`config.mk`:
```
export PLATFORM = sky130hd
export DESIGN_NAME = DATAPATH_CON_PIPELINE
export DESIGN_NICKNAME = DATAPATH_CON_PIPELINE
export VERILOG_FILES = /design/flow/design.v
export SDC_FILE = /design/flow/constraint.sdc
export NUM_CORES = 4
export LEC_CHECK = 0
export CAP_MARGIN = 40
export CORE_MARGIN = 2
export CORE_UTILIZATION = 72
export SETUP_SLACK_MARGIN = 1.16
export SLEW_MARGIN = 20
```
`constraint.sdc`:
```
create_clock -name core_clock -period 4.02 [get_ports {clk}]
set_input_delay 0.8040 -clock core_clock [delete_from_list [all_inputs] [get_ports {clk}]]
set_output_delay 0.8040 -clock core_clock [all_outputs]
set_load 0.01 [all_outputs]
```
`design.v`:
```
module Adder (input [31:0] a,input [31:0] b,
output [31:0] y);
assign y = a + b;
endmodule
module adder_pc(pc,pc_add);
input [31:0] pc;
output [31:0] pc_add;
assign pc_add = pc + 32'd4;
endmodule
module mux2_1(a,b,sel,out);
input [31:0] a,b;
input sel;
output [31:0]out;
assign out = (sel==1'b1) ? a : b;
endmodule
module mux2_1_5(a,b,sel,out);
input [4:0] a,b;
input sel;
output [4:0] out;
assign out= (sel) ? a : b;
endmodule
module mux_forwarding(input [31:0] Reg1,input [31:0] Alu_result,input [31:0] WB_result,input [1:0] signal_forwarding,output [31:0] result);
assign result = ( signal_forwarding== 2'b00 )? Reg1  : (signal_forwarding==2'b01) ? Alu_result : WB_result;
endmodule
module SignExtend(a,zero_ext,b);
input[15:0] a;
input zero_ext;
output reg [31:0] b;
always@(*)
begin
	b = {{16{a[15] & ~zero_ext}},{a}};
end
endmodule
module Shift_Left_Branch(input [31:0] imm,output reg [31:0]  branch_address);
always@(*)
begin
  branch_address = imm << 2;
end
endmodule 
module Shift_Left_Jump(imm, PC, jump);
input[25:0] imm;
input[3:0] PC;
output [31:0] jump;
assign jump = {PC, imm, 2'b00};
endmodule
module PC #(parameter WIDTH=8)(input clk,input  reset,input en,input [WIDTH-1:0] d,output reg [WIDTH-1:0] q); 
always @ (posedge clk)
if (reset==1'b1) 
q <= 0;
else if (en)
q <= d;
endmodule
module ALU(entr1,entr2,alu_ctrl,alu_result,zero);
input [31:0] entr1, entr2;
input [3:0] alu_ctrl;
output zero;
output reg [31:0] alu_result;
assign zero = (entr1 == entr2);
always@(*)
begin
  case(alu_ctrl) 
    4'b0000:
	    alu_result = entr1 + entr2;
    4'b0001: 
	    alu_result = entr1 - entr2;
    4'b0010: 
	    alu_result = entr1 & entr2;
    4'b0011: 
        alu_result = ~(entr1 | entr2);
    4'b0100:
        alu_result = entr1 | entr2;
    4'b0101:
        alu_result = {31'b0, ($signed(entr1) < $signed(entr2))};
    4'b0110:
        alu_result = {entr2[15:0], 16'b0};
    default:
        alu_result = entr1 + entr2;
  endcase
end
endmodule
module ALU_Control(aluOp,func,out);
input wire [3:0] aluOp;
input wire [5:0] func;
output reg [3:0] out;
always @(*)
begin
case (aluOp)
	4'b0000:  
	begin
	case (func)
	6'b100000: out = 4'b0000;  
	6'b100010: out = 4'b0001;  
	6'b100100: out = 4'b0010;  
	6'b100111: out = 4'b0011;  
	6'b100101: out = 4'b0100;  
	6'b101010: out = 4'b0101;  
	default:   out = 4'b0000;
	endcase  
	end
	4'b0100:  
	out = 4'b0000;  
	4'b0010:  
	out = 4'b0101;  
	4'b1100:  
	out = 4'b0010;  
	4'b1110:  
	out = 4'b0100;  
	4'b0001:  
	out = 4'b0110;  
	4'b0101:  
	out = 4'b0001;  
	default:
	out = 4'b0000;
endcase
end
endmodule
module Control(hazard_detected,Instruction,RegDst,Jump,Branch,BranchNe,MemRead,MemtoReg,ALUOp,MemWrite,ALUSrc,RegWrite,ZeroExt);
input hazard_detected;
input [5:0] Instruction;
output reg RegDst,Branch,BranchNe,Jump,MemtoReg,ALUSrc,RegWrite,ZeroExt;
output reg MemRead, MemWrite;
output reg [3:0] ALUOp;
always @(*)
begin
  RegDst = 1'b0;
  Jump = 1'b0;
  Branch = 1'b0;
  BranchNe = 1'b0;
  MemRead = 1'b0;
  MemtoReg = 1'b0;
  ALUOp = 4'b0100;
  MemWrite = 1'b0;
  ALUSrc = 1'b0;
  RegWrite = 1'b0;
  ZeroExt = 1'b0;
  if(hazard_detected)
  begin
  end
  else
  case (Instruction)
  6'b000000:  
  begin
    RegDst = 1'b1;
    ALUOp = 4'b0000;
    RegWrite = 1'b1;
  end
  6'b100011:  
  begin
    MemRead = 1'b1;
    MemtoReg = 1'b1;
    ALUSrc = 1'b1;
    RegWrite = 1'b1;
  end
  6'b101011:  
  begin
    MemWrite = 1'b1;
    ALUSrc = 1'b1;
  end
  6'b001010:  
  begin
    ALUOp = 4'b0010;
    ALUSrc = 1'b1;
    RegWrite = 1'b1;
  end
  6'b001111:  
  begin
    ALUOp = 4'b0001;
    ALUSrc = 1'b1;
    RegWrite = 1'b1;
  end
  6'b001000:  
  begin
    ALUSrc = 1'b1;
    RegWrite = 1'b1;
  end
  6'b001100:  
  begin
    ALUOp = 4'b1100;
    ALUSrc = 1'b1;
    RegWrite = 1'b1;
    ZeroExt = 1'b1;
  end
  6'b001101:  
  begin
    ALUOp = 4'b1110;
    ALUSrc = 1'b1;
    RegWrite = 1'b1;
    ZeroExt = 1'b1;
  end
  6'b000100:  
  begin
    Branch = 1'b1;
    ALUOp = 4'b0101;
  end
  6'b000101:  
  begin
    Branch = 1'b1;
    BranchNe = 1'b1;
    ALUOp = 4'b0101;
  end
  6'b000010:  
  begin
    Jump = 1'b1;
  end
  default: ;
  endcase
end
endmodule
module Register_File(clk, readreg1, readreg2, writereg, writedata, read_data1, read_data2, regwrite);
input clk;
input [4:0] readreg1, readreg2, writereg;  
input [31:0] writedata;  
input regwrite;  
output [31:0] read_data1, read_data2;
reg [31:0]reg_set[1:31];  
assign read_data1 = (readreg1 == 5'd0) ? 32'd0 :
                    (regwrite && writereg == readreg1) ? writedata : reg_set[readreg1];
assign read_data2 = (readreg2 == 5'd0) ? 32'd0 :
                    (regwrite && writereg == readreg2) ? writedata : reg_set[readreg2];
always @ (posedge clk) 
  if (regwrite && writereg != 5'd0) 
  reg_set[writereg] <= writedata;
endmodule
module hazard_detection(input use_src1,input use_src2,input [4:0] src1_ID,input [4:0] src2_ID,input [4:0] dest_d_e,
input mem_read_d_e,output hazard_detected);
wire exe_hazard;
assign exe_hazard = mem_read_d_e && (dest_d_e != 5'd0) &&
                    ((use_src1 && src1_ID == dest_d_e) || (use_src2 && src2_ID == dest_d_e));
assign hazard_detected = exe_hazard;
endmodule
module forwarding_EXE (input [4:0] src1_d_e,input [4:0] src2_d_e,input [4:0] dest_MEM,input [4:0] dest_WB,input WB_EN_MEM, WB_EN_WB,
output reg [1:0] val1_sel, val2_sel);
always @ (*) 
begin
  {val1_sel, val2_sel} = 0;
    if (WB_EN_MEM && dest_MEM != 5'd0 && src1_d_e == dest_MEM) val1_sel = 2'b01;
    else if (WB_EN_WB && dest_WB != 5'd0 && src1_d_e == dest_WB) val1_sel = 2'b10;
    if (WB_EN_MEM && dest_MEM != 5'd0 && src2_d_e == dest_MEM) val2_sel = 2'b01;
    else if (WB_EN_WB && dest_WB != 5'd0 && src2_d_e == dest_WB) val2_sel = 2'b10;
end
endmodule
module F_D (input clk,input rst,input STALL,input FLUSH,input [31:0] PCIn,input [31:0] instructionIn,output reg [31:0] PC,output reg [31:0] instruction);
always @ (posedge clk) begin
  if (rst || FLUSH)
  begin
    PC <= 0;
    instruction <= 0;
  end
  else 
  begin
    if (STALL)
    begin
    end
    else 
    begin
      instruction <= instructionIn;
      PC <= PCIn;
    end
  end
end 
endmodule
module D_EX(input clk,rst,flush,input [4:0] src_1,input [4:0] src_2,input [4:0] dest_in,input [31:0] Reg1_in,
input [31:0] Reg2_in,input [31:0] imm_in,input Branch_in,input BranchNe_in,
input MemtoReg_in,input MemRead_in,input MemWrite_in,input RegWrite_in,input ALUSrc_in,
input [3:0] alu_control_out_in,
input [31:0] branch_pc_in,output reg [4:0] src_1_out,output reg [4:0] src_2_out,output reg [4:0] dest_out,
output reg [31:0] Reg1_out,output reg [31:0] Reg2_out,
output reg [31:0] imm_out,output reg Branch_out,output reg BranchNe_out,
output reg MemtoReg_out,output reg MemRead_out,output reg MemWrite_out,output reg RegWrite_out,output reg ALUSrc_out,
output reg [3:0] alu_control_out_out,
output reg [31:0] branch_pc_out);
always @(posedge clk)
begin
    if (rst || flush) 
        begin
        src_1_out<=0;
        src_2_out<=0;        
        Reg1_out<=0;
        Reg2_out<=0;
        dest_out<=0;
        imm_out<=0;
        Branch_out<=0;
        BranchNe_out<=0;
        MemtoReg_out<=0;
        MemRead_out<=0;
        MemWrite_out<=0;
        RegWrite_out<=0;
        ALUSrc_out<=0;
        alu_control_out_out<=0;
        branch_pc_out<=0;
        end
    else
        begin
        src_1_out<=src_1;
        src_2_out<=src_2;
        Reg1_out<=Reg1_in;
        Reg2_out<=Reg2_in;
        dest_out<=dest_in;
        imm_out<=imm_in;
        Branch_out<=Branch_in;
        BranchNe_out<=BranchNe_in;
        MemtoReg_out<=MemtoReg_in;
        MemRead_out<=MemRead_in;
        MemWrite_out<=MemWrite_in;
        RegWrite_out<=RegWrite_in;
        ALUSrc_out<=ALUSrc_in;
        alu_control_out_out<=alu_control_out_in;
        branch_pc_out<=branch_pc_in;
        end
end
endmodule
module EX_MEM(input clk,input rst,input [4:0] dest,input memwrite,input memtoreg,input regwrite,
input [31:0] alu_result,input [31:0] store_data,
output reg [4:0] dest_out,output reg memwrite_out,output reg memtoreg_out,output reg regwrite_out,
output reg [31:0] alu_result_out,output reg [31:0] store_data_out);
always @(posedge clk)
begin
if (rst) begin
    dest_out<=0;
    memwrite_out<=0;
    memtoreg_out<=0;
    regwrite_out<=0;
    alu_result_out<=0;
    store_data_out<=0;
end
else
begin
    dest_out<=dest;
    memwrite_out<=memwrite;
    memtoreg_out<=memtoreg;
    regwrite_out<=regwrite;
    alu_result_out<=alu_result;
    store_data_out<=store_data;
end
end
endmodule
module MEM_WB(input clk,input rst,input [4:0] dest,input regwrite,input [31:0] result,
output reg [4:0] dest_out,output reg regwrite_out,output reg [31:0] result_out);
always @(posedge clk)
begin
if (rst) begin
    dest_out<=0;
    regwrite_out<=0;
    result_out<=0;
end
else
begin
    dest_out<=dest;
    regwrite_out<=regwrite;
    result_out<=result;
end
end
endmodule
module DATAPATH_CON_PIPELINE(clk,reset,imem_addr,imem_rdata,dmem_addr,dmem_wdata,dmem_we,dmem_rdata);
input clk; 
input reset;
output [31:0] imem_addr;
input  [31:0] imem_rdata;
output [31:0] dmem_addr;
output [31:0] dmem_wdata;
output dmem_we;
input  [31:0] dmem_rdata;
wire [31:0] address_final; 
wire [31:0] Out_PC; 
wire [31:0] next_pc;
wire [31:0] Instruction; 
wire RegDst,Jump,MemtoReg,ALUsrc,RegWrite,Branch,BranchNe,ZeroExt; 
wire MemRead, MemWrite; 
wire [3:0] ALUOP;
wire [4:0] writereg;
wire [31:0] read_data1,read_data2;
wire [31:0] sign_extended;
wire [3:0] alucontrol;
wire [31:0] mux_alu;
wire [31:0] alu_result;
wire zero; 
wire [31:0] Jump_address;
wire [31:0] shift_left_branch;
wire [31:0] branch_pc;
wire [31:0] mux_branch_out;
wire [31:0] DM_mux;
wire [4:0] src_1_d_e,src_2_d_e;
wire [4:0] dest_d_e;
wire [31:0] reg1_d_e;
wire [31:0] reg2_d_e;
wire [31:0] imm_d_e;
wire branch_d_e,branchne_d_e;
wire MemtoReg_d_e,MemRead_d_e,MemWrite_d_e,RegWrite_d_e,ALUsrc_d_e;
wire [3:0] alucontrol_d_e;
wire [31:0] branch_pc_d_e;
wire [4:0] dest_e_m;
wire MemWrite_e_m,MemtoReg_e_m,RegWrite_e_m;
wire [31:0] alu_result_e_m,store_data_e_m;
wire [4:0] dest_m_w;
wire RegWrite_m_w;
wire [31:0] result_m_w;
wire [31:0] PC_F_D,inst_F_D;
wire [1:0] val1,val2;
wire hazard_detected;
wire [31:0] val_1_mux_forw,val_2_mux_forw;
wire branch_taken;
wire use_src1,use_src2;
assign imem_addr = Out_PC;
assign Instruction = imem_rdata;
PC #(32)call_pc(.clk(clk),.reset(reset),.en(~hazard_detected | branch_taken),.d(next_pc),.q(Out_PC));
adder_pc call_adder_pc(.pc(Out_PC),.pc_add(address_final));
mux2_1 call_mux2_1_jump(.a(Jump_address),.b(address_final),.sel(Jump),.out(mux_branch_out));
mux2_1 call_mux2_1_branch(.a(branch_pc_d_e),.b(mux_branch_out),.sel(branch_taken),.out(next_pc));
F_D call_F_D(.clk(clk),.rst(reset),.STALL(hazard_detected),.FLUSH(branch_taken | Jump),.PCIn(address_final),.instructionIn(Instruction),.PC(PC_F_D),.instruction(inst_F_D));
Register_File call_RF(.clk(clk),.readreg1(inst_F_D[25:21]),.readreg2(inst_F_D[20:16]),
.writereg(dest_m_w),.writedata(result_m_w),.read_data1(read_data1),.read_data2(read_data2),.regwrite(RegWrite_m_w));
assign use_src1 = (inst_F_D[31:26] != 6'b000010) && (inst_F_D[31:26] != 6'b001111);
assign use_src2 = (inst_F_D[31:26] == 6'b000000) || (inst_F_D[31:26] == 6'b101011) ||
                  (inst_F_D[31:26] == 6'b000100) || (inst_F_D[31:26] == 6'b000101);
hazard_detection call_hazard(.use_src1(use_src1),.use_src2(use_src2),.src1_ID(inst_F_D[25:21]),.src2_ID(inst_F_D[20:16]),.dest_d_e(dest_d_e),
.mem_read_d_e(MemRead_d_e),.hazard_detected(hazard_detected));
Control call_Control(.hazard_detected(hazard_detected),.Instruction(inst_F_D[31:26]),.RegDst(RegDst),.Jump(Jump),.Branch(Branch),.BranchNe(BranchNe),.MemRead(MemRead),
.MemtoReg(MemtoReg),.ALUOp(ALUOP),.MemWrite(MemWrite),.ALUSrc(ALUsrc),.RegWrite(RegWrite),.ZeroExt(ZeroExt));
mux2_1_5 call_mux2_1_5bits(.a(inst_F_D[15:11]),.b(inst_F_D[20:16]),.sel(RegDst),.out(writereg));
SignExtend call_Signextend(.a(inst_F_D[15:0]),.zero_ext(ZeroExt),.b(sign_extended));
ALU_Control call_alu_control(.aluOp(ALUOP),.func(inst_F_D[5:0]),.out(alucontrol));
Shift_Left_Jump call_shift_jump(.imm(inst_F_D[25:0]),.PC(PC_F_D[31:28]),.jump(Jump_address));
Shift_Left_Branch call_shift_branch(.imm(sign_extended),.branch_address(shift_left_branch));
Adder call_adder(.a(PC_F_D),.b(shift_left_branch),.y(branch_pc));
D_EX ID_IE(.clk(clk),.rst(reset),.flush(branch_taken),.src_1(inst_F_D[25:21]),.src_2(inst_F_D[20:16]),.dest_in(writereg),
.Reg1_in(read_data1),.Reg2_in(read_data2),.imm_in(sign_extended),.Branch_in(Branch),.BranchNe_in(BranchNe),
.MemtoReg_in(MemtoReg),.MemRead_in(MemRead),.MemWrite_in(MemWrite),.RegWrite_in(RegWrite),.ALUSrc_in(ALUsrc),
.alu_control_out_in(alucontrol),.branch_pc_in(branch_pc),
.src_1_out(src_1_d_e),.src_2_out(src_2_d_e),.dest_out(dest_d_e),
.Reg1_out(reg1_d_e),.Reg2_out(reg2_d_e),.imm_out(imm_d_e),.Branch_out(branch_d_e),.BranchNe_out(branchne_d_e),
.MemtoReg_out(MemtoReg_d_e),.MemRead_out(MemRead_d_e),.MemWrite_out(MemWrite_d_e),.RegWrite_out(RegWrite_d_e),.ALUSrc_out(ALUsrc_d_e),
.alu_control_out_out(alucontrol_d_e),.branch_pc_out(branch_pc_d_e));
forwarding_EXE call_forwarding(.src1_d_e(src_1_d_e),.src2_d_e(src_2_d_e),
.dest_MEM(dest_e_m),.dest_WB(dest_m_w),.WB_EN_MEM(RegWrite_e_m),.WB_EN_WB(RegWrite_m_w),.val1_sel(val1),.val2_sel(val2));
mux_forwarding call_3_forwarding_1(.Reg1(reg1_d_e),.Alu_result(alu_result_e_m),.WB_result(result_m_w),.signal_forwarding(val1),.result(val_1_mux_forw));
mux_forwarding call_3_forwarding_2(.Reg1(reg2_d_e),.Alu_result(alu_result_e_m),.WB_result(result_m_w),.signal_forwarding(val2),.result(val_2_mux_forw));
mux2_1 mux_antes_del_alu(.a(imm_d_e),.b(val_2_mux_forw),.sel(ALUsrc_d_e),.out(mux_alu));
ALU call_ALU(.entr1(val_1_mux_forw),.entr2(mux_alu),.alu_ctrl(alucontrol_d_e),.alu_result(alu_result),.zero(zero));
assign branch_taken = branch_d_e & (zero ^ branchne_d_e);
EX_MEM call_ex_mem(.clk(clk),.rst(reset),.dest(dest_d_e),.memwrite(MemWrite_d_e),.memtoreg(MemtoReg_d_e),.regwrite(RegWrite_d_e),
.alu_result(alu_result),.store_data(val_2_mux_forw),
.dest_out(dest_e_m),.memwrite_out(MemWrite_e_m),.memtoreg_out(MemtoReg_e_m),.regwrite_out(RegWrite_e_m),
.alu_result_out(alu_result_e_m),.store_data_out(store_data_e_m));
assign dmem_addr  = alu_result_e_m;
assign dmem_wdata = store_data_e_m;
assign dmem_we    = MemWrite_e_m;
mux2_1 call_mux_data_memory(.a(dmem_rdata),.b(alu_result_e_m),.sel(MemtoReg_e_m),.out(DM_mux));
MEM_WB call_mem_wb(.clk(clk),.rst(reset),.dest(dest_e_m),.regwrite(RegWrite_e_m),.result(DM_mux),
.dest_out(dest_m_w),.regwrite_out(RegWrite_m_w),.result_out(result_m_w));
endmodule
```
`run.sh`:
```
#!/bin/bash
# the make line also repeats each setting of config.mk as NAME=value (left out here)
make -C /OpenROAD-flow-scripts/flow DESIGN_CONFIG=/design/flow/config.mk WORK_HOME=/design/flow/orfs CLKGATE_MAP_FILE= finish
```
==> results.toml, run 1 <==
# generated from flow reports
[run_status]
outcome = "stopped before the end"
outcome.stop_stage = "global routing"
stop_error = "[ERROR GRT-0232] Routing congestion too high. Check the congestion heatmap in the GUI."

[cts]
htree_num_levels = 4
cts_hold_repair.buffers = 0
cts_made_buffers = 136
tritoncts_num_sinks = 1338
clockBufferDepth = 3
cts_root_buf = "sky130_fd_sc_hd__clkbuf_16"

[logic_synthesis]
synthDistinctLibCells = 73
ys_sh_simple_pct = 6.48
ys.flops = 1338
post_synth_ao_oa_area_fraction_pct = 7.36
yosysTopAreaCell = "sky130_fd_sc_hd__edfxtp_1"
synth.cells.most_frequent = "sky130_fd_sc_hd__edfxtp_1 (992), sky130_fd_sc_hd__mux4_2 (576), sky130_fd_sc_hd__nor2_1 (448)"
syn_inst = 4620
ys_area_mm2 = 0.0660
post_synth_fa_ha_maj_area_fraction_pct = 2.49
top_logic_kind = "multiplexers"
top_cell_area_share_pct = 45.1
synth_dominant_cell_count = "sky130_fd_sc_hd__edfxtp_1"
avgSynthCellArea_um2 = 14.3
synth.area.mux_share_pct = 23.6
yosys-stat-cells = 4620
edff_count_synth = 992
yosys_warnings = 12
ys_async_sr_fraction_pct = 0
synth.cell_area_mm2 = 0.0660
ys.flop_type = "sky130_fd_sc_hd__edfxtp_1"
top_cells_by_area = "sky130_fd_sc_hd__edfxtp_1 (45%), sky130_fd_sc_hd__mux4_2 (20%), sky130_fd_sc_hd__dfxtp_1 (10%)"
synthesis.nets = 4815
xor_share_pct = 1.69
synth_seq_share_pct = 55.6

[die]
core_region_area_mm2 = 0.0912
core_utilization_before_placement_pct = 72.3
die_y_um = 307
pin_count = 163
placementRows = 111
chipWidth_um = 307
fp.dieArea_mm2 = 0.0941

[global_routing]
overall_routing_resource_usage_pct = 90.9
overflow = 731

[place]
port-buffer-count = 162
hpwl_um = 152000
gp_congestion = 0.999
place.detailed.instances = 6207
placed_area_mm2 = 0.0732
dp_slack_ps = -1140
==> repair_timing <==
action	CTS
setup buffers	24
pin swaps	16
resized	248
endpoints found under the setup margin	472
cloned	21
==> metal layers <==
layer | GRT overflow | global-route usage, %
met1 | 119 | 91.2
met2 | 270 | 97.7
met3 | 81 | 84.9
met4 | 238 | 89.9
met5 | 23 | 70.1
==> stage by stage <==
step	TNS [ps]	hold WS, ps
4_1_cts	-211470	451
3_5_place_dp	-185460	449
2_1_floorplan	-67910	414
3_3_place_gp	-152700	433
==> run 2: changes to the inputs <==
- CAP_MARGIN: 40 -> 20
- CORE_UTILIZATION: 72 -> 66
- CTS_CLUSTER_SIZE: not set -> 40
- SETUP_SLACK_MARGIN: 1.16 -> not set
- clock period: 4.02 -> 4.21 ns (I/O delays scaled with it)
==> results.toml, run 2 <==
# yosys + openroad results
[critical_path]
critical_path_required_ps = 4840
startpoint_type = "flip-flop"
worst-r2r-cell-count = 20
timing.critical_path.cells = "xnor2_2, nand4_1, a311oi_4, buf_6, buf_12, buf_4, mux2i_2, nand2_1, o21ai_1, o21ai_1, ha_1, or3_4, or2_4, or3_4, o31a_1, o21ai_4, and2_4, buf_12, o21ai_4, a211oi_1"
cp-end-kind = "flip-flop"
depth_of_the_critical_timing_path_with_buffers_and_inverters_included = 20
timing.critical_path.fanout_max = 10
r2r_start = "call_mem_wb.dest_out[4]"
critical_path.slowest_cell = "sky130_fd_sc_hd__or3_4"
r2r-end = "ID_IE.Reg1_out[18]"
cp_num_buf_inv = 4
rrSetupSlack_ps = -510
cp-startpoint = "call_mem_wb.dest_out[4]"
cp_delay_by_family_top = "AND-OR/OR-AND gates"
worst_path_largest_cell_delay_ps = 400
cp-endpoint = "ID_IE.Reg1_out[18]"
crit_arrival_ps = 5350
setup.worst_path.class = "reg2reg"

[logic_synthesis]
syn_inst = 4620
top_cell_area_share_pct = 45.1
synth.area.mux_share_pct = 23.6
ys_async_sr_fraction_pct = 0
ys.flop_type = "sky130_fd_sc_hd__edfxtp_1"
xor_share_pct = 1.69
synthDistinctLibCells = 73
yosys_warnings = 12
synth_dominant_cell_count = "sky130_fd_sc_hd__edfxtp_1"
synth_seq_share_pct = 55.6
post_synth_fa_ha_maj_area_fraction_pct = 2.49
top_logic_kind = "multiplexers"
synth.cell_area_mm2 = 0.0660
synth.cells.most_frequent = "sky130_fd_sc_hd__edfxtp_1 (992), sky130_fd_sc_hd__mux4_2 (576), sky130_fd_sc_hd__nor2_1 (448)"
top_cells_by_area = "sky130_fd_sc_hd__edfxtp_1 (45%), sky130_fd_sc_hd__mux4_2 (20%), sky130_fd_sc_hd__dfxtp_1 (10%)"
ys.flops = 1338
edff_count_synth = 992
ys_area_mm2 = 0.0660
yosys-stat-cells = 4620
synthesis.nets = 4815
avgSynthCellArea_um2 = 14.3
post_synth_ao_oa_area_fraction_pct = 7.36
yosysTopAreaCell = "sky130_fd_sc_hd__edfxtp_1"
ys_sh_simple_pct = 6.48

[die]
core_utilization_before_placement_pct = 66.3
fp.dieArea_mm2 = 0.103
core_region_area_mm2 = 0.0996
die_y_um = 320
chipWidth_um = 320
placementRows = 116
pin_count = 163

[global_routing]
grt_start_max_net_pins = 139
met3_usage_pct = 14.2
grt.met2_usage_pct = 68.9
grt.busiest_layer = "met2"
overall_routing_resource_usage_pct = 45.8
grt_antenna_before_repair = 8
grt_pass1_wl_um = 337000
grt.met1_usage_pct = 59.2
vias_in_the_first_global_route = 48300
overflow = 0

[place]
hpwl_um = 129000
gp_congestion = 0.992
placed_area_mm2 = 0.0730
port-buffer-count = 162

[route]
routed_wire_length_per_instance_um = 35.6
drcViolationCount = 0
drt_first_iter_violations = 7778
drt-vias-per-instance = 7.39
drtPass1Iterations = 6
dr_total_vias = 48700
postRouteWirelength_um = 234000
route.antenna.remaining_nets = 0

[hold_path]
hold-path-cell-count = 2
hold_end = "call_F_D.PC[1]"
hold_start = "call_F_D.PC[1]"
worstHoldPathType = "reg2reg"

[cts]
cts_tree = "built"
cts_root_buf = "sky130_fd_sc_hd__clkbuf_16"
clockBufferDepth = 3
clk_transition_reported_paths_ps = 60
tritoncts_num_sinks = 1338
worst_skew_pair.late_latency_ps = 770
htree_num_levels = 4
cts_made_buffers = 139

[finish]
final_net_count = 5361
stdcell_area_mm2 = 0.0788
fillers = 5205
area_growth_syn_to_layout_pct = 19.4

[sta]
slew_headroom_pct = 19.9
max_slew_vio_count = 0
period_used_pct = 112
finalCriticalPeriod_ps = 4720
clock.fmax_mhz = 212
final_critical_path_setup_slack_ps = -508
finalHoldViolations = 0
report.final.setup_viol = 258
grt_setup_unrepaired = "yes"
timing.clock.skew_ps = 32.3
worst-slew-pin-transition_ps = 1200

[power_and_ir_drop]
static_leakage_nw = 27.5
pwr.group.sequential_w = 0.0148
proportion_of_total_power_due_to_net_switching_pct = 27.1
pwr_density_cell_mw_per_mm2 = 416
clock_net_power_w = 0.0126
clkPwrFrac_pct = 38.3
seqPwrFrac_pct = 45.2
pwr-share-comb_pct = 16.5
cell_internal_pwr_w = 0.0239
dominant_power_group = "registers"
ir_drop_v = 0.000466
totalPowerFinal_w = 0.0328
powerComb_w = 0.00542
switchingPower_w = 0.00887

[run]
log.warning_count = 103
cap_viol_max_count = 0

[run_status]
violations = "negative setup slack"
outcome = "failed layout checks"
==> run 2: layer usage <==
| metal | up-vias | routed length (um) |
|---|---|---|
| li1 | 19200 | - |
| met2 | 4438 | 106000 |
| met3 | 1063 | 34000 |
| met5 | - | 26 |
| met4 | 4 | 16500 |
| met1 | 23900 | 77900 |
==> run 2: repair_timing <==
item / 4_1_cts / 5_1_grt
gates resized: 117 / 91
hold buffers: 0 / 0
endpoints found under the hold margin: 0 / 0
setup buffers: 20 / 8
endpoints found under the setup margin: 257 / 261
pin swaps: 15 / 17
cloned: 6 / 3
==> run 2: stage by stage <==
step | setup slack, ps | utilization [%] | hold slack, ps | TNS (ps) | cells
2_1_floorplan | -257 | - | 414 | -22260 | 4620
3_3_place_gp | -807 | 73.4 | 435 | -85740 | 6287
3_5_place_dp | -613 | 73.4 | 453 | -98850 | 6287
4_1_cts | -396 | 78.6 | 461 | -64640 | 6562
5_1_grt | -561 | 79.1 | 482 | -110340 | 6576
6_report | -508 | 79.1 | 452 | -82550 | 6581
==> run 2: area by class of cell <==
| class | count | area (um^2) | share of cell area (%) |
|---|---|---|---|
| Sequential cell | 1338 | 36800 | 46.7 |
| Clock buffer | 183 | 3840 | 4.87 |
| Tap cell | 1298 | 1620 | 2.06 |
| Timing Repair Buffer | 736 | 6600 | 8.38 |
| Antenna cell | 9 | 22.5 | 0.0286 |
| Multi-Input combinational cell | 2819 | 28800 | 36.6 |
| Inverter | 132 | 495 | 0.629 |
| Clock inverter | 66 | 641 | 0.813 |
==> run 3: changes to the inputs <==
- CORE_UTILIZATION: 66 -> 70
- CTS_CLUSTER_SIZE: 40 -> 14
- clock period: 4.21 -> 4.23 ns (I/O delays scaled with it)
==> results.toml, run 3 <==
# generated from flow reports
[run_status]
outcome = "stopped before the end"
outcome.stop_stage = "global routing"

[place]
placed_area_mm2 = 0.0730
hpwl_um = 147000
gp_congestion = 1.03
port-buffer-count = 162

[cts]
htree_num_levels = 4
clockBufferDepth = 3
cts_root_buf = "sky130_fd_sc_hd__clkbuf_16"
cts_hold_repair.buffers = 0
cts_made_buffers = 138
tritoncts_num_sinks = 1338

[die]
fp.dieArea_mm2 = 0.0968
core_utilization_before_placement_pct = 70.7
die_y_um = 311
core_region_area_mm2 = 0.0933
pin_count = 163
chipWidth_um = 311
placementRows = 112

[logic_synthesis]
synth_dominant_cell_count = "sky130_fd_sc_hd__edfxtp_1"
ys_async_sr_fraction_pct = 0
ys_area_mm2 = 0.0660
xor_share_pct = 1.69
yosys_warnings = 12
synthDistinctLibCells = 73
ys_sh_simple_pct = 6.48
post_synth_ao_oa_area_fraction_pct = 7.36
synth.area.mux_share_pct = 23.6
top_cells_by_area = "sky130_fd_sc_hd__edfxtp_1 (45%), sky130_fd_sc_hd__mux4_2 (20%), sky130_fd_sc_hd__dfxtp_1 (10%)"
ys.flop_type = "sky130_fd_sc_hd__edfxtp_1"
ys.flops = 1338
syn_inst = 4620
post_synth_fa_ha_maj_area_fraction_pct = 2.49
synth.cells.most_frequent = "sky130_fd_sc_hd__edfxtp_1 (992), sky130_fd_sc_hd__mux4_2 (576), sky130_fd_sc_hd__nor2_1 (448)"
edff_count_synth = 992
synth.cell_area_mm2 = 0.0660
synthesis.nets = 4815
yosysTopAreaCell = "sky130_fd_sc_hd__edfxtp_1"
top_logic_kind = "multiplexers"
top_cell_area_share_pct = 45.1
synth_seq_share_pct = 55.6
yosys-stat-cells = 4620
avgSynthCellArea_um2 = 14.3
run 3: repair_timing:
item                                    in CTS
setup buffers                               66
endpoints found under the setup margin     261
pin swaps                                   43
gates cloned                                13
gates resized                              252
run 3: per-stage QoR:
| stage | total power [W] | instances | hold WS [ps] | setup slack (ps) |
|---|---|---|---|---|
| 3_3_place_gp | 0.0198 | 6250 | 429 | -361 |
| 3_5_place_dp | 0.0199 | 6250 | 437 | -570 |
| 4_1_cts | 0.0327 | 6571 | 453 | -570 |
| 2_1_floorplan | 0.0176 | 4620 | 414 | -237 |
==> run 4: changes to the inputs <==
- ABC_AREA: not set -> 1
- CAP_MARGIN: 20 -> 25
- CELL_PAD_IN_SITES_DETAIL_PLACEMENT: not set -> 2
- CELL_PAD_IN_SITES_GLOBAL_PLACEMENT: not set -> 3
- CORE_ASPECT_RATIO: not set -> 0.6
- CORE_MARGIN: 2 -> 5
- CORE_UTILIZATION: 70 -> 40
- CTS_CLUSTER_DIAMETER: not set -> 167
- CTS_CLUSTER_SIZE: 14 -> 17
- GPL_TIMING_DRIVEN: not set -> 0
- HOLD_SLACK_MARGIN: not set -> 0.07
- MAX_ROUTING_LAYER: not set -> met5
- MIN_ROUTING_LAYER: not set -> met2
- SLEW_MARGIN: 20 -> 30
- clock period: 4.23 -> 4.41 ns (I/O delays scaled with it)
==> results.toml, run 4 <==
# generated from flow reports
[die]
core_utilization_before_placement_pct = 40.1
core_region_area_mm2 = 0.175
die_y_um = 335
placementRows = 119
pin_count = 163
fp.dieArea_mm2 = 0.184
chipWidth_um = 551

[logic_synthesis]
post_synth_ao_oa_area_fraction_pct = 19.7
ys_async_sr_fraction_pct = 0
top_logic_kind = "AND-OR/OR-AND gates"
top_cells_by_area = "sky130_fd_sc_hd__edfxtp_1 (42%), sky130_fd_sc_hd__dfxtp_1 (9.9%), sky130_fd_sc_hd__o21ai_0 (8.0%)"
xor_share_pct = 0.872
ys.flop_type = "sky130_fd_sc_hd__edfxtp_1"
top_cell_area_share_pct = 42.4
synth_dominant_cell_count = "sky130_fd_sc_hd__nand2_1"
synth_seq_share_pct = 52.2
avgSynthCellArea_um2 = 8.49
synthesis.nets = 8477
synth.area.mux_share_pct = 0
syn_inst = 8282
ys_sh_simple_pct = 16.6
post_synth_fa_ha_maj_area_fraction_pct = 2.33
synth.cell_area_mm2 = 0.0703
edff_count_synth = 992
yosysTopAreaCell = "sky130_fd_sc_hd__edfxtp_1"
ys.flops = 1338
yosys-stat-cells = 8282
synthDistinctLibCells = 55
ys_area_mm2 = 0.0703
synth.cells.most_frequent = "sky130_fd_sc_hd__nand2_1 (1236), sky130_fd_sc_hd__o21ai_0 (1129), sky130_fd_sc_hd__edfxtp_1 (992)"
yosys_warnings = 12

[run_status]
outcome.stop_stage = "global routing"
stop_error = "[ERROR GRT-0116] Global routing finished with congestion. Check the congestion regions in the DRC Viewer."
outcome = "stopped before the end"

[cts]
cts_made_buffers = 88
clockBufferDepth = 3
tritoncts_num_sinks = 1338
cts_hold_repair.buffers = 0
cts_root_buf = "sky130_fd_sc_hd__clkbuf_16"
htree_num_levels = 3

[place]
placed_area_mm2 = 0.0776
dp_slack_ps = -2700
hpwl_um = 364000
port-buffer-count = 162
gp_congestion = 1.28
place.detailed.instances = 10900

[global_routing]
overall_routing_resource_usage_pct = 90.1
overflow = 6431
[run 4: what timing repair did]
item | 4_1_cts
setup buffers | 65
pin swaps | 51
endpoints found under the setup margin | 267
hold endpoints to repair | 0
resized | 334
gates cloned | 3
[run 4: per-stage QoR]
step	util [%]	power [W]
after floorplan	-	0.0173
after detailed placement	44.3	0.0210
after global placement	42.8	0.0206
after CTS	46.8	0.0296
[run 4: layer usage]
metal | global-route usage [%] | GRT overflow
met1 | - | -
met5 | 87.4 | 510
met4 | 66.6 | 351
met3 | 109 | 5121
met2 | 86.7 | 449
==> run 5: changes to the inputs <==
- ABC_AREA: 1 -> 0
- CAP_MARGIN: 25 -> 0
- CELL_PAD_IN_SITES_DETAIL_PLACEMENT: 2 -> not set
- CORE_ASPECT_RATIO: 0.6 -> not set
- CORE_MARGIN: 5 -> 2
- CORE_UTILIZATION: 40 -> 51
- CTS_CLUSTER_DIAMETER: 167 -> 340
- CTS_CLUSTER_SIZE: 17 -> not set
- GPL_TIMING_DRIVEN: 0 -> not set
- HOLD_SLACK_MARGIN: 0.07 -> not set
- MAX_ROUTING_LAYER: met5 -> met4
- MIN_ROUTING_LAYER: met2 -> not set
- PLACE_DENSITY: not set -> 0.41
- SETUP_SLACK_MARGIN: not set -> 1.2
- SLEW_MARGIN: 30 -> 20
- clock period: 4.41 -> 4.58 ns (I/O delays scaled with it)
==> results.toml, run 5 <==
# yosys + openroad results
[logic_synthesis]
synth.area.mux_share_pct = 23.6
xor_share_pct = 1.69
ys.flop_type = "sky130_fd_sc_hd__edfxtp_1"
synth_seq_share_pct = 55.6
post_synth_ao_oa_area_fraction_pct = 7.36
top_cells_by_area = "sky130_fd_sc_hd__edfxtp_1 (45%), sky130_fd_sc_hd__mux4_2 (20%), sky130_fd_sc_hd__dfxtp_1 (10%)"
yosys-stat-cells = 4620
synthesis.nets = 4815
top_cell_area_share_pct = 45.1
avgSynthCellArea_um2 = 14.3
ys_sh_simple_pct = 6.48
edff_count_synth = 992
ys_area_mm2 = 0.0660
yosysTopAreaCell = "sky130_fd_sc_hd__edfxtp_1"
synth.cell_area_mm2 = 0.0660
synth_dominant_cell_count = "sky130_fd_sc_hd__edfxtp_1"
synthDistinctLibCells = 73
post_synth_fa_ha_maj_area_fraction_pct = 2.49
ys_async_sr_fraction_pct = 0
top_logic_kind = "multiplexers"
yosys_warnings = 12
synth.cells.most_frequent = "sky130_fd_sc_hd__edfxtp_1 (992), sky130_fd_sc_hd__mux4_2 (576), sky130_fd_sc_hd__nor2_1 (448)"
syn_inst = 4620
ys.flops = 1338

[finish]
final_net_count = 5375
area_growth_syn_to_layout_pct = 23.3
sequential_cell_area_mm2 = 0.0368
fillers = 9491
finalCoreUtilization_pct = 63.6
multi_input_comb_area_mm2 = 0.0301

[critical_path]
critical_path_required_ps = 5290
startpoint_type = "flip-flop"
cp_delay_by_family_top = "simple AND/OR/NAND/NOR gates"
timing.critical_path.cells = "buf_4, or3_4, o31ai_4, nor4_4, buf_12, buf_4, mux2i_1, o21ai_1, ha_1, nand2_1, or3_1, or3_4, o31a_1, o21ai_4, buf_6, buf_12, nand2_8, or4_4, nor3b_2"
depth_of_the_critical_timing_path_with_buffers_and_inverters_included = 19
cp_num_buf_inv = 5
crit_arrival_ps = 5550
cp-endpoint = "ID_IE.MemtoReg_out"
r2r-end = "ID_IE.MemtoReg_out"
worst-r2r-cell-count = 19
rrSetupSlack_ps = -260
r2r_start = "call_mem_wb.dest_out[2]"
cp-startpoint = "call_mem_wb.dest_out[2]"
setup.worst_path.class = "reg2reg"
critical_path.slowest_cell = "sky130_fd_sc_hd__or4_4"
cp-end-kind = "flip-flop"
worst_path_largest_cell_delay_ps = 440
timing.critical_path.fanout_max = 15

[global_routing]
vias_in_the_first_global_route = 44100
overall_routing_resource_usage_pct = 33.9
overflow = 0
grt_start_max_net_pins = 146
grt_pass1_wl_um = 312000
grt_antenna_before_repair = 3

[cts]
worst_skew_pair.late_latency_ps = 800
clockBufferDepth = 3
clk_transition_reported_paths_ps = 60
cts_root_buf = "sky130_fd_sc_hd__clkbuf_16"
tritoncts_num_sinks = 1338
cts_hold_repair.buffers = 0
cts_tree = "built"
htree_num_levels = 4
cts_made_buffers = 147

[route]
routed_wire_length_per_instance_um = 31.3
drt-vias-per-instance = 6.38
route.antenna.remaining_nets = 0
drt_first_iter_violations = 4839
postRouteWirelength_um = 220000
drtPass1Iterations = 7
drcViolationCount = 0
dr_total_vias = 44800

[hold_path]
hold-path-cell-count = 2
worstHoldPathType = "in2reg"
hold_end = "call_ex_mem.store_data_out[7]"
hold_start = "reset"

[power_and_ir_drop]
clock_net_power_w = 0.0119
seqPwrFrac_pct = 44.5
powerComb_w = 0.00504
dominant_power_group = "registers"
cell_internal_pwr_w = 0.0224
pwr-share-comb_pct = 16.5
proportion_of_total_power_due_to_net_switching_pct = 26.8
switchingPower_w = 0.00820
static_leakage_nw = 28.0
ir_drop_v = 0.000357
pwr.group.sequential_w = 0.0136
clkPwrFrac_pct = 39.0
pwr_density_cell_mw_per_mm2 = 376

[place]
dp_slack_ps = -468
hpwl_um = 136000
port-buffer-count = 162
gp_congestion = 0.934

[sta]
report.final.setup_viol = 239
finalCriticalPeriod_ps = 4840
fin_worst_hold_slack_ps = 370
period_used_pct = 106
finalHoldViolations = 0
clock.fmax_mhz = 207
grt_setup_unrepaired = "yes"
timing.clock.skew_ps = 40.7
max_slew_vio_count = 0
final_critical_path_setup_slack_ps = -256
worst-slew-pin-transition_ps = 1180
slew_headroom_pct = 21.5

[die]
placementRows = 131
core_utilization_before_placement_pct = 51.6
core_region_area_mm2 = 0.128
fp.dieArea_mm2 = 0.132
die_y_um = 364
chipWidth_um = 364
pin_count = 163

[run_status]
outcome = "failed layout checks"
violations = "negative setup slack"

[run]
cap_viol_max_count = 0
log.warning_count = 105
[run 5: what timing repair did]
action / CTS / global route
resized: 257 / 289
endpoints found under the setup margin: 267 / 268
cloned: 13 / 16
pin swaps: 28 / 76
buffers inserted: 34 / 26
[run 5: layout make-up]
class / count / share of cell area (%)
flip-flops and latches: 1338 / 45.2
multi-input cells: 2819 / 36.9
repair buffers: 742 / 8.61
clock buffers: 179 / 4.79
well taps: 1729 / 2.66
clock inverters: 85 / 1.19
inverters: 132 / 0.609
diodes: 2 / 0.00615
[run 5: per-layer routing]
layer	vias to the layer above	share of wire (%)	GRT usage (%)
met2	2097	49	53.9
met3	303	8.5	5.33
li1	19200	-	-
met1	23200	40	46.2
met4	0	2.4	8.05
met5	-	0	-
[run 5: stage by stage]
stage	cell area, um^2	setup TNS, ps	power [W]	instances
CTS	79600	-26580	0.0305	6982
finish	81400	-37200	0.0306	7026
floorplan	66300	0	0.0163	4620
global route	81400	-62940	0.0315	7024
detailed placement	73100	-68210	0.0184	6671
global placement	73100	-61000	0.0184	6671
==> run 6: changes to the inputs <==
- ABC_AREA: 0 -> not set
- CAP_MARGIN: 0 -> 20
- CELL_PAD_IN_SITES_GLOBAL_PLACEMENT: 3 -> not set
- CORE_UTILIZATION: 51 -> 66
- CTS_CLUSTER_DIAMETER: 340 -> not set
- CTS_CLUSTER_SIZE: not set -> 14
- HOLD_SLACK_MARGIN: not set -> 0.26
- MAX_ROUTING_LAYER: met4 -> not set
- PLACE_DENSITY: 0.41 -> not set
- SETUP_SLACK_MARGIN: 1.2 -> 1.07
- clock period: 4.58 -> 4.06 ns (I/O delays scaled with it)
==> results.toml, run 6 <==
# yosys + openroad results
[critical_path]
rrSetupSlack_ps = -1150
startpoint_type = "flip-flop"
critical_path.slowest_cell = "sky130_fd_sc_hd__a211oi_2"
r2r-end = "ID_IE.Reg2_out[10]"
timing.critical_path.cells = "xnor2_2, nand4_1, a311oi_4, buf_12, buf_4, mux2i_1, a21oi_2, mux2_2, ha_2, or3_1, or2_1, or3_4, o31a_1, o21ai_4, and2_4, buf_6, o21ai_4, clkbuf_16, a211oi_2"
timing.critical_path.fanout_max = 6
cp-startpoint = "call_mem_wb.dest_out[2]"
cp_delay_by_family_top = "AND-OR/OR-AND gates"
setup.worst_path.class = "reg2reg"
worst_path_largest_cell_delay_ps = 400
depth_of_the_critical_timing_path_with_buffers_and_inverters_included = 19
cp-end-kind = "flip-flop"
critical_path_required_ps = 4700
cp_num_buf_inv = 4
r2r_start = "call_mem_wb.dest_out[2]"
cp-endpoint = "ID_IE.Reg2_out[10]"
path_common_cell = "sky130_fd_sc_hd__o21ai_4"
crit_arrival_ps = 5850
worst-r2r-cell-count = 19

[run_status]
violations = "negative setup slack"
outcome = "failed layout checks"

[power_and_ir_drop]
cell_internal_pwr_w = 0.0252
ir_drop_v = 0.000720
pwr-share-comb_pct = 17.1
static_leakage_nw = 28.3
powerComb_w = 0.00594
switchingPower_w = 0.00963
clkPwrFrac_pct = 38.8
pwr_density_cell_mw_per_mm2 = 430
seqPwrFrac_pct = 44.1
proportion_of_total_power_due_to_net_switching_pct = 27.7
dominant_power_group = "registers"
clock_net_power_w = 0.0135
pwr.group.sequential_w = 0.0153

[cts]
worst_skew_pair.late_latency_ps = 820
cts_made_buffers = 137
tritoncts_num_sinks = 1338
clockBufferDepth = 3
cts_tree = "built"
cts_hold_repair.buffers = 0
cts_root_buf = "sky130_fd_sc_hd__clkbuf_16"
clk_transition_reported_paths_ps = 70
htree_num_levels = 4

[sta]
finalHoldViolations = 0
period_used_pct = 128
worst-slew-pin-transition_ps = 1220
finalCriticalPeriod_ps = 5210
report.final.setup_viol = 263
final_critical_path_setup_slack_ps = -1150
grt_setup_unrepaired = "yes"
clock.fmax_mhz = 192
timing.clock.skew_ps = 41.5
timing.setup.tns_ps = -180440
max_slew_vio_count = 0
fin_worst_hold_slack_ps = 443
slew_headroom_pct = 18.6

[hold_path]
worstHoldPathType = "in2reg"
hold-path-cell-count = 2
hold_end = "call_mem_wb.result_out[11]"
hold_start = "reset"

[global_routing]
grt_start_max_net_pins = 126
grt_pass1_wl_um = 341000
vias_in_the_first_global_route = 48700
overall_routing_resource_usage_pct = 46.5
overflow = 0
grt_antenna_before_repair = 11

[logic_synthesis]
edff_count_synth = 992
yosys-stat-cells = 4620
xor_share_pct = 1.69
syn_inst = 4620
ys_async_sr_fraction_pct = 0
top_cells_by_area = "sky130_fd_sc_hd__edfxtp_1 (45%), sky130_fd_sc_hd__mux4_2 (20%), sky130_fd_sc_hd__dfxtp_1 (10%)"
synthDistinctLibCells = 73
post_synth_ao_oa_area_fraction_pct = 7.36
ys_sh_simple_pct = 6.48
ys.flop_type = "sky130_fd_sc_hd__edfxtp_1"
ys_area_mm2 = 0.0660
top_cell_area_share_pct = 45.1
top_logic_kind = "multiplexers"
synthesis.nets = 4815
yosysTopAreaCell = "sky130_fd_sc_hd__edfxtp_1"
ys.flops = 1338
synth.cells.most_frequent = "sky130_fd_sc_hd__edfxtp_1 (992), sky130_fd_sc_hd__mux4_2 (576), sky130_fd_sc_hd__nor2_1 (448)"
post_synth_fa_ha_maj_area_fraction_pct = 2.49
synth.area.mux_share_pct = 23.6
synth.cell_area_mm2 = 0.0660
yosys_warnings = 12
synth_seq_share_pct = 55.6
synth_dominant_cell_count = "sky130_fd_sc_hd__edfxtp_1"
avgSynthCellArea_um2 = 14.3

[die]
die_y_um = 320
core_region_area_mm2 = 0.0996
placementRows = 116
pin_count = 163
chipWidth_um = 320
fp.dieArea_mm2 = 0.103
core_utilization_before_placement_pct = 66.3

[run]
cap_viol_max_count = 0
log.warning_count = 107

[place]
gp_congestion = 0.999
hpwl_um = 128000
dp_slack_ps = -753
port-buffer-count = 162

[route]
dr_total_vias = 50700
routed_wire_length_per_instance_um = 38.7
drcViolationCount = 0
postRouteWirelength_um = 257000
drt_first_iter_violations = 9328
route.antenna.remaining_nets = 0
drt-vias-per-instance = 7.63
drtPass1Iterations = 8

[finish]
multi_input_comb_area_mm2 = 0.0298
sequential_cell_area_mm2 = 0.0368
final_net_count = 5435
area_growth_syn_to_layout_pct = 22.5
fillers = 4905
-- run 6: cell type report --
class                           instances  area share (%)
Timing Repair Buffer                  817            9.44
Sequential cell                      1338            45.5
Tap cell                             1298            2.01
Inverter                              132           0.616
Clock inverter                         63           0.925
Multi-Input combinational cell       2814            36.8
Clock buffer                          182            4.70
Antenna cell                            1         0.00309
-- run 6: timing repair --
action / in CTS / in global routing
pin swaps: 7 / 83
endpoints found under the hold margin: 0 / 0
gates resized: 70 / 402
setup buffers: 3 / 39
setup endpoints to repair: 313 / 359
cloned: 0 / 30
-- run 6: metal layers --
metal	vias to the layer above	GRT usage, %	part of all wire, %
li1	19300	-	-
met1	24500	60.1	31
met2	5286	69.5	43
met3	1602	15.4	16
met4	18	27.4	9.3
met5	-	0	0.093
-- run 6: stage by stage --
stage / instance area (um^2) / cells / power, W / utilization, %
finish: 80900 / 6645 / 0.0348 / 81.2
global route: 80900 / 6644 / 0.0353 / 81.2
CTS: 78100 / 6575 / 0.0339 / 78.5
detailed placement: 73300 / 6327 / 0.0207 / 73.6
global placement: 73300 / 6327 / 0.0207 / 73.6
floorplan: 66300 / 4620 / 0.0184 / -
==> run 7: changes to the inputs <==
- CAP_MARGIN: 20 -> 40
- CORE_UTILIZATION: 66 -> 72
- CTS_CLUSTER_SIZE: 14 -> not set
- HOLD_SLACK_MARGIN: 0.26 -> not set
- SETUP_SLACK_MARGIN: 1.07 -> 1.14
- clock period: 4.06 -> 4.37 ns (I/O delays scaled with it)
==> results.toml, run 7 <==
# generated from flow reports
[run_status]
outcome = "stopped before the end"
outcome.stop_stage = "global routing"
stop_error = "[ERROR GRT-0232] Routing congestion too high. Check the congestion heatmap in the GUI."

[logic_synthesis]
synth.cell_area_mm2 = 0.0660
ys.flops = 1338
syn_inst = 4620
top_cells_by_area = "sky130_fd_sc_hd__edfxtp_1 (45%), sky130_fd_sc_hd__mux4_2 (20%), sky130_fd_sc_hd__dfxtp_1 (10%)"
ys_sh_simple_pct = 6.48
ys.flop_type = "sky130_fd_sc_hd__edfxtp_1"
top_cell_area_share_pct = 45.1
synth.area.mux_share_pct = 23.6
synthesis.nets = 4815
synth_dominant_cell_count = "sky130_fd_sc_hd__edfxtp_1"
ys_area_mm2 = 0.0660
synthDistinctLibCells = 73
post_synth_fa_ha_maj_area_fraction_pct = 2.49
avgSynthCellArea_um2 = 14.3
yosys_warnings = 12
post_synth_ao_oa_area_fraction_pct = 7.36
synth.cells.most_frequent = "sky130_fd_sc_hd__edfxtp_1 (992), sky130_fd_sc_hd__mux4_2 (576), sky130_fd_sc_hd__nor2_1 (448)"
top_logic_kind = "multiplexers"
yosysTopAreaCell = "sky130_fd_sc_hd__edfxtp_1"
edff_count_synth = 992
xor_share_pct = 1.69
ys_async_sr_fraction_pct = 0
yosys-stat-cells = 4620
synth_seq_share_pct = 55.6

[die]
die_y_um = 307
core_utilization_before_placement_pct = 72.3
fp.dieArea_mm2 = 0.0941
chipWidth_um = 307
placementRows = 111
pin_count = 163
core_region_area_mm2 = 0.0912

[place]
port-buffer-count = 162
gp_congestion = 1.02
hpwl_um = 153000

[global_routing]
overall_routing_resource_usage_pct = 85.0
overflow = 29

[cts]
clockBufferDepth = 3
cts_hold_repair.buffers = 0
htree_num_levels = 4
tritoncts_num_sinks = 1338
cts_root_buf = "sky130_fd_sc_hd__clkbuf_16"
cts_made_buffers = 134
## run 7: metrics by stage
step                      setup slack, ps  instances  setup TNS [ps]  utilization (%)  area (um^2)
after detailed placement             -754       6166         -102890             79.7        72800
after floorplan                     -96.8       4620            -758                -        66300
after CTS                            -661       6420         -114210             85.7        78200
after global placement               -366       6161          -59350             79.6        72600
## run 7: per-layer routing
layer / global-route usage, % / GRT overflow
met2: 94.3 / 11
met5: 60.8 / 0
met4: 81.3 / 12
met3: 77.3 / 3
met1: 85.6 / 3
## run 7: timing repair
action,in CTS
pin swaps,19
gates cloned,4
buffers inserted,12
gates resized,187
setup endpoints to repair,268
==> run 8: changes to the inputs <==
- CAP_MARGIN: 40 -> 20
- CORE_UTILIZATION: 72 -> 40
- SETUP_SLACK_MARGIN: 1.14 -> 0.24
- clock period: 4.37 -> 6.9 ns (I/O delays scaled with it)
==> results.toml, run 8 <==
# yosys + openroad results
[critical_path]
r2r_start = "call_mem_wb.dest_out[3]"
worst_path_largest_cell_delay_ps = 780
setup.worst_path.class = "reg2reg"
rrSetupSlack_ps = 570
critical_path_required_ps = 7590
r2r-end = "ID_IE.Reg1_out[12]"
cp-end-kind = "flip-flop"
cp_delay_by_family_top = "AND-OR/OR-AND gates"
cp_num_buf_inv = 1
startpoint_type = "flip-flop"
timing.critical_path.cells = "xnor2_1, nand4_1, a311oi_4, buf_4, mux2i_1, nand2_1, o21ai_0, o21ai_0, ha_1, or4_1, or2_0, or3_1, o31a_1, o21ai_4, and2_1, o21ai_4, a211oi_1"
critical_path.slowest_cell = "sky130_fd_sc_hd__o21ai_0"
crit_arrival_ps = 7020
worst-r2r-cell-count = 17
depth_of_the_critical_timing_path_with_buffers_and_inverters_included = 17
cp-startpoint = "call_mem_wb.dest_out[3]"
cp-endpoint = "ID_IE.Reg1_out[12]"
timing.critical_path.fanout_max = 32

[power_and_ir_drop]
pwr_density_cell_mw_per_mm2 = 257
switchingPower_w = 0.00505
proportion_of_total_power_due_to_net_switching_pct = 26.1
pwr-share-comb_pct = 13.1
powerComb_w = 0.00253
totalPowerFinal_w = 0.0193
clkPwrFrac_pct = 39.8
dominant_power_group = "registers"
seqPwrFrac_pct = 47.1
ir_drop_v = 0.000250
clock_net_power_w = 0.00769
pwr.group.sequential_w = 0.00910
static_leakage_nw = 25.0
cell_internal_pwr_w = 0.0143

[sta]
clock.fmax_mhz = 158
finalCriticalPeriod_ps = 6330
finalHoldViolations = 0
timing.clock.skew_ps = 38.2
fin_worst_hold_slack_ps = 455
period_used_pct = 91.7
worst-slew-pin-transition_ps = 1120
grt_setup_unrepaired = "no"
max_slew_vio_count = 0
timing.setup.tns_ps = 0
report.final.setup_viol = 0
slew_headroom_pct = 25.2

[die]
core_region_area_mm2 = 0.164
placementRows = 149
chipWidth_um = 410
core_utilization_before_placement_pct = 40.1
pin_count = 163
die_y_um = 410
fp.dieArea_mm2 = 0.168

[hold_path]
worstHoldPathType = "reg2reg"
hold_end = "call_ex_mem.regwrite_out"
hold_start = "ID_IE.RegWrite_out"
hold-path-cell-count = 1

[route]
drt-vias-per-instance = 6.05
route.antenna.remaining_nets = 0
drt_first_iter_violations = 4490
routed_wire_length_per_instance_um = 29.1
drtPass1Iterations = 6
drcViolationCount = 0
dr_total_vias = 42500
postRouteWirelength_um = 204000

[logic_synthesis]
ys_sh_simple_pct = 6.48
ys.flops = 1338
synthesis.nets = 4815
top_logic_kind = "multiplexers"
synth_dominant_cell_count = "sky130_fd_sc_hd__edfxtp_1"
ys.flop_type = "sky130_fd_sc_hd__edfxtp_1"
yosys-stat-cells = 4620
edff_count_synth = 992
avgSynthCellArea_um2 = 14.3
synth_seq_share_pct = 55.6
synth.cell_area_mm2 = 0.0660
top_cells_by_area = "sky130_fd_sc_hd__edfxtp_1 (45%), sky130_fd_sc_hd__mux4_2 (20%), sky130_fd_sc_hd__dfxtp_1 (10%)"
syn_inst = 4620
synth.area.mux_share_pct = 23.6
xor_share_pct = 1.69
synth.cells.most_frequent = "sky130_fd_sc_hd__edfxtp_1 (992), sky130_fd_sc_hd__mux4_2 (576), sky130_fd_sc_hd__nor2_1 (448)"
ys_async_sr_fraction_pct = 0
yosysTopAreaCell = "sky130_fd_sc_hd__edfxtp_1"
ys_area_mm2 = 0.0660
yosys_warnings = 12
post_synth_fa_ha_maj_area_fraction_pct = 2.49
top_cell_area_share_pct = 45.1
synthDistinctLibCells = 73
post_synth_ao_oa_area_fraction_pct = 7.36

[finish]
fillers = 14400
stdcell_area_mm2 = 0.0751
final_cell_count_no_fill = 7017
area_growth_syn_to_layout_pct = 13.8
final_net_count = 4908

[place]
gp_congestion = 0.912
place.detailed.instances = 6757
hpwl_um = 123000
port-buffer-count = 162
placed_area_mm2 = 0.0704

[cts]
clockBufferDepth = 3
tritoncts_num_sinks = 1338
cts_made_buffers = 143
clk_transition_reported_paths_ps = 60
post_cts.resized_instances = 0
cts_root_buf = "sky130_fd_sc_hd__clkbuf_16"
cts.repair_timing.setup_buffer_count = 0
cts_tree = "built"
worst_skew_pair.late_latency_ps = 800
htree_num_levels = 4
cts_hold_repair.buffers = 0

[global_routing]
grt_pass1_wl_um = 295000
grt_antenna_before_repair = 5
vias_in_the_first_global_route = 42000
overall_routing_resource_usage_pct = 24.0
grt_start_max_net_pins = 113
overflow = 0

[run_status]
outcome = "timing/DRC/antenna clean"

[run]
cap_viol_max_count = 0
log.warning_count = 97
[run 8: layer usage]
| metal | vias up | routed length (um) | track usage, % |
|---|---|---|---|
| met2 | 1829 | 96700 | 38.4 |
| met4 | 4 | 6440 | 7.84 |
| li1 | 18300 | - | - |
| met1 | 22000 | 84500 | 33.3 |
| met5 | - | 32 | 0 |
| met3 | 347 | 16200 | 4.15 |
[run 8: area by class of cell]
class | count | area [um^2] | share of cell area, %
clock buffers | 190 | 3870 | 5.15
well taps | 2189 | 2740 | 3.65
diodes | 1 | 2.50 | 0.00333
inverters | 132 | 495 | 0.660
flip-flops and latches | 1338 | 36800 | 48.9
clock inverters | 69 | 793 | 1.06
multi-input cells | 2813 | 27800 | 37.1
repair buffers | 285 | 2620 | 3.48
[run 8: stage by stage]
| step | setup slack (ps) | util [%] |
|---|---|---|
| 4_1_cts | 608 | 45.7 |
| 3_3_place_gp | 583 | 42.8 |
| 6_report | 571 | 45.7 |
| 2_1_floorplan | 1630 | - |
| 5_1_grt | 283 | 45.7 |
| 3_5_place_dp | 634 | 42.8 |
==> run 9: changes to the inputs <==
- CORE_UTILIZATION: 40 -> 72
- CTS_CLUSTER_SIZE: not set -> 32
- PLACE_DENSITY: not set -> 0.73
- SETUP_SLACK_MARGIN: 0.24 -> 1.23
- clock period: 6.9 -> 4.45 ns (I/O delays scaled with it)
==> results.toml, run 9 <==
# generated from flow reports
[logic_synthesis]
synthDistinctLibCells = 73
avgSynthCellArea_um2 = 14.3
yosysTopAreaCell = "sky130_fd_sc_hd__edfxtp_1"
post_synth_fa_ha_maj_area_fraction_pct = 2.49
synth.cells.most_frequent = "sky130_fd_sc_hd__edfxtp_1 (992), sky130_fd_sc_hd__mux4_2 (576), sky130_fd_sc_hd__nor2_1 (448)"
synth.area.mux_share_pct = 23.6
synth.cell_area_mm2 = 0.0660
ys_sh_simple_pct = 6.48
top_logic_kind = "multiplexers"
synth_dominant_cell_count = "sky130_fd_sc_hd__edfxtp_1"
syn_inst = 4620
post_synth_ao_oa_area_fraction_pct = 7.36
top_cell_area_share_pct = 45.1
yosys-stat-cells = 4620
synthesis.nets = 4815
yosys_warnings = 12
ys.flops = 1338
ys_async_sr_fraction_pct = 0
edff_count_synth = 992
top_cells_by_area = "sky130_fd_sc_hd__edfxtp_1 (45%), sky130_fd_sc_hd__mux4_2 (20%), sky130_fd_sc_hd__dfxtp_1 (10%)"
ys.flop_type = "sky130_fd_sc_hd__edfxtp_1"
synth_seq_share_pct = 55.6
ys_area_mm2 = 0.0660
xor_share_pct = 1.69

[place]
place.detailed.instances = 6131
hpwl_um = 145000
placed_area_mm2 = 0.0724
gp_congestion = 1.01
port-buffer-count = 162

[run_status]
outcome.stop_stage = "global routing"
outcome = "stopped before the end"

[die]
die_y_um = 307
chipWidth_um = 307
placementRows = 111
fp.dieArea_mm2 = 0.0941
core_region_area_mm2 = 0.0912
core_utilization_before_placement_pct = 72.3
pin_count = 163

[cts]
cts_made_buffers = 137
cts_hold_repair.buffers = 0
clockBufferDepth = 3
tritoncts_num_sinks = 1338
htree_num_levels = 4
cts_root_buf = "sky130_fd_sc_hd__clkbuf_16"
==> run 9: timing repair <==
item                       in CTS
buffers inserted               29
pin swaps                      43
gates resized                 230
setup endpoints to repair     291
cloned                         10
==> run 9: per-stage QoR <==
step | setup slack, ps | hold slack (ps) | utilization [%] | power, W | setup TNS (ps)
after floorplan | -16.8 | 414 | - | 0.0168 | -16.8
after global placement | -188 | 436 | 79.3 | 0.0187 | -18950
after detailed placement | -389 | 429 | 79.3 | 0.0188 | -37960
after CTS | -379 | 440 | 85.8 | 0.0308 | -62670
==> run 10: changes to the inputs <==
- CORE_UTILIZATION: 72 -> 66
- PLACE_DENSITY: 0.73 -> not set
- SETUP_SLACK_MARGIN: 1.23 -> 1.15
- TNS_END_PERCENT: not set -> 5
- clock period: 4.45 -> 3.96 ns (I/O delays scaled with it)
==> results.toml, run 10 <==
# yosys + openroad results
[logic_synthesis]
synthDistinctLibCells = 73
ys_sh_simple_pct = 6.48
xor_share_pct = 1.69
top_cells_by_area = "sky130_fd_sc_hd__edfxtp_1 (45%), sky130_fd_sc_hd__mux4_2 (20%), sky130_fd_sc_hd__dfxtp_1 (10%)"
edff_count_synth = 992
ys.flop_type = "sky130_fd_sc_hd__edfxtp_1"
synth.cells.most_frequent = "sky130_fd_sc_hd__edfxtp_1 (992), sky130_fd_sc_hd__mux4_2 (576), sky130_fd_sc_hd__nor2_1 (448)"
ys_area_mm2 = 0.0660
ys_async_sr_fraction_pct = 0
top_cell_area_share_pct = 45.1
yosys-stat-cells = 4620
synth.cell_area_mm2 = 0.0660
ys.flops = 1338
avgSynthCellArea_um2 = 14.3
yosysTopAreaCell = "sky130_fd_sc_hd__edfxtp_1"
syn_inst = 4620
yosys_warnings = 12
synthesis.nets = 4815
top_logic_kind = "multiplexers"
synth_seq_share_pct = 55.6
post_synth_ao_oa_area_fraction_pct = 7.36
post_synth_fa_ha_maj_area_fraction_pct = 2.49
synth_dominant_cell_count = "sky130_fd_sc_hd__edfxtp_1"
synth.area.mux_share_pct = 23.6

[sta]
max_slew_vio_count = 0
period_used_pct = 121
finalCriticalPeriod_ps = 4790
final_critical_path_setup_slack_ps = -825
slew_headroom_pct = 23.4
finalHoldViolations = 0
fin_worst_hold_slack_ps = 454
worst-slew-pin-transition_ps = 1150
report.final.setup_viol = 261
clock.fmax_mhz = 209
timing.clock.skew_ps = 51.0
grt_setup_unrepaired = "yes"

[critical_path]
timing.critical_path.fanout_max = 15
cp_delay_by_family_top = "simple AND/OR/NAND/NOR gates"
cp-endpoint = "ID_IE.Reg2_out[20]"
worst_path_largest_cell_delay_ps = 530
cp-end-kind = "flip-flop"
critical_path_required_ps = 4610
cp-startpoint = "call_mem_wb.dest_out[4]"
setup.worst_path.class = "reg2reg"
r2r_start = "call_mem_wb.dest_out[4]"
critical_path.slowest_cell = "sky130_fd_sc_hd__or4_4"
rrSetupSlack_ps = -830
startpoint_type = "flip-flop"
crit_arrival_ps = 5440
depth_of_the_critical_timing_path_with_buffers_and_inverters_included = 17
timing.critical_path.cells = "buf_4, or3_4, o31ai_4, nor4_4, buf_12, mux2i_1, o21ai_1, ha_4, or4_4, or2_4, or3_4, o31a_1, o21ai_4, and2_4, buf_12, o21ai_4, a211oi_1"
cp_num_buf_inv = 3
r2r-end = "ID_IE.Reg2_out[20]"
worst-r2r-cell-count = 17

[cts]
tritoncts_num_sinks = 1338
clk_transition_reported_paths_ps = 60
clockBufferDepth = 3
htree_num_levels = 4
worst_skew_pair.late_latency_ps = 800
cts_root_buf = "sky130_fd_sc_hd__clkbuf_16"
cts_tree = "built"
cts_made_buffers = 136
cts_hold_repair.buffers = 0

[finish]
final_cell_count_no_fill = 6630
area_growth_syn_to_layout_pct = 20.6
fillers = 5104
multi_input_comb_area_mm2 = 0.0292
sequential_cell_area_mm2 = 0.0368
stdcell_area_mm2 = 0.0796
final_net_count = 5421

[die]
placementRows = 116
die_y_um = 320
chipWidth_um = 320
core_utilization_before_placement_pct = 66.3
pin_count = 163
fp.dieArea_mm2 = 0.103
core_region_area_mm2 = 0.0996

[power_and_ir_drop]
cell_internal_pwr_w = 0.0253
proportion_of_total_power_due_to_net_switching_pct = 27.1
ir_drop_v = 0.000479
pwr.group.sequential_w = 0.0157
clock_net_power_w = 0.0130
static_leakage_nw = 27.9
totalPowerFinal_w = 0.0347
powerComb_w = 0.00596
seqPwrFrac_pct = 45.3
dominant_power_group = "registers"
pwr-share-comb_pct = 17.2
clkPwrFrac_pct = 37.5
switchingPower_w = 0.00939
pwr_density_cell_mw_per_mm2 = 436

[place]
place.detailed.instances = 6341
hpwl_um = 129000
gp_congestion = 1.02
placed_area_mm2 = 0.0735
port-buffer-count = 162
dp_slack_ps = -967

[route]
drt_first_iter_violations = 7870
dr_total_vias = 48900
drt-vias-per-instance = 7.38
drtPass1Iterations = 6
drcViolationCount = 0
routed_wire_length_per_instance_um = 35.4
postRouteWirelength_um = 235000
route.antenna.remaining_nets = 0

[hold_path]
hold_end = "call_F_D.PC[0]"
worstHoldPathType = "reg2reg"
hold-path-cell-count = 2
hold_start = "call_F_D.PC[0]"

[global_routing]
overflow = 0
overall_routing_resource_usage_pct = 45.8
vias_in_the_first_global_route = 48400
grt_antenna_before_repair = 6
grt_pass1_wl_um = 336000
grt_start_max_net_pins = 132

[run_status]
outcome = "failed layout checks"
violations = "negative setup slack"

[run]
cap_viol_max_count = 0
log.warning_count = 103
run 10: through the flow:
stage | setup TNS (ps) | utilization [%]
after global routing | -181760 | 79.9
after global placement | -179790 | 73.8
after floorplan | -90330 | -
after detailed placement | -195180 | 73.8
after CTS | -151640 | 78.8
final | -152990 | 80.0
run 10: metal layers:
metal	vias up	global-route usage, %	wire (um)
met3	1205	14.1	33700
met1	23900	59.2	77500
met5	-	0	33
met2	4536	69.0	106000
li1	19300	-	-
met4	6	27.5	17900
run 10: final cells by class:
class | instances | share of cell area (%)
antenna | 5 | 0.0157
clock buffer | 177 | 4.69
clock inverter | 62 | 0.753
inverter | 132 | 0.622
multi-input combinational | 2819 | 36.7
sequential | 1338 | 46.2
tap | 1298 | 2.04
timing repair buffer | 799 | 8.98
run 10: repair_timing:
action	in CTS	in global routing
pin swaps	18	77
resized	108	211
cloned	8	4
setup endpoints to repair	391	464
setup buffers	11	22
Power figures rest on the tool's default switching activity, not on a simulated workload.
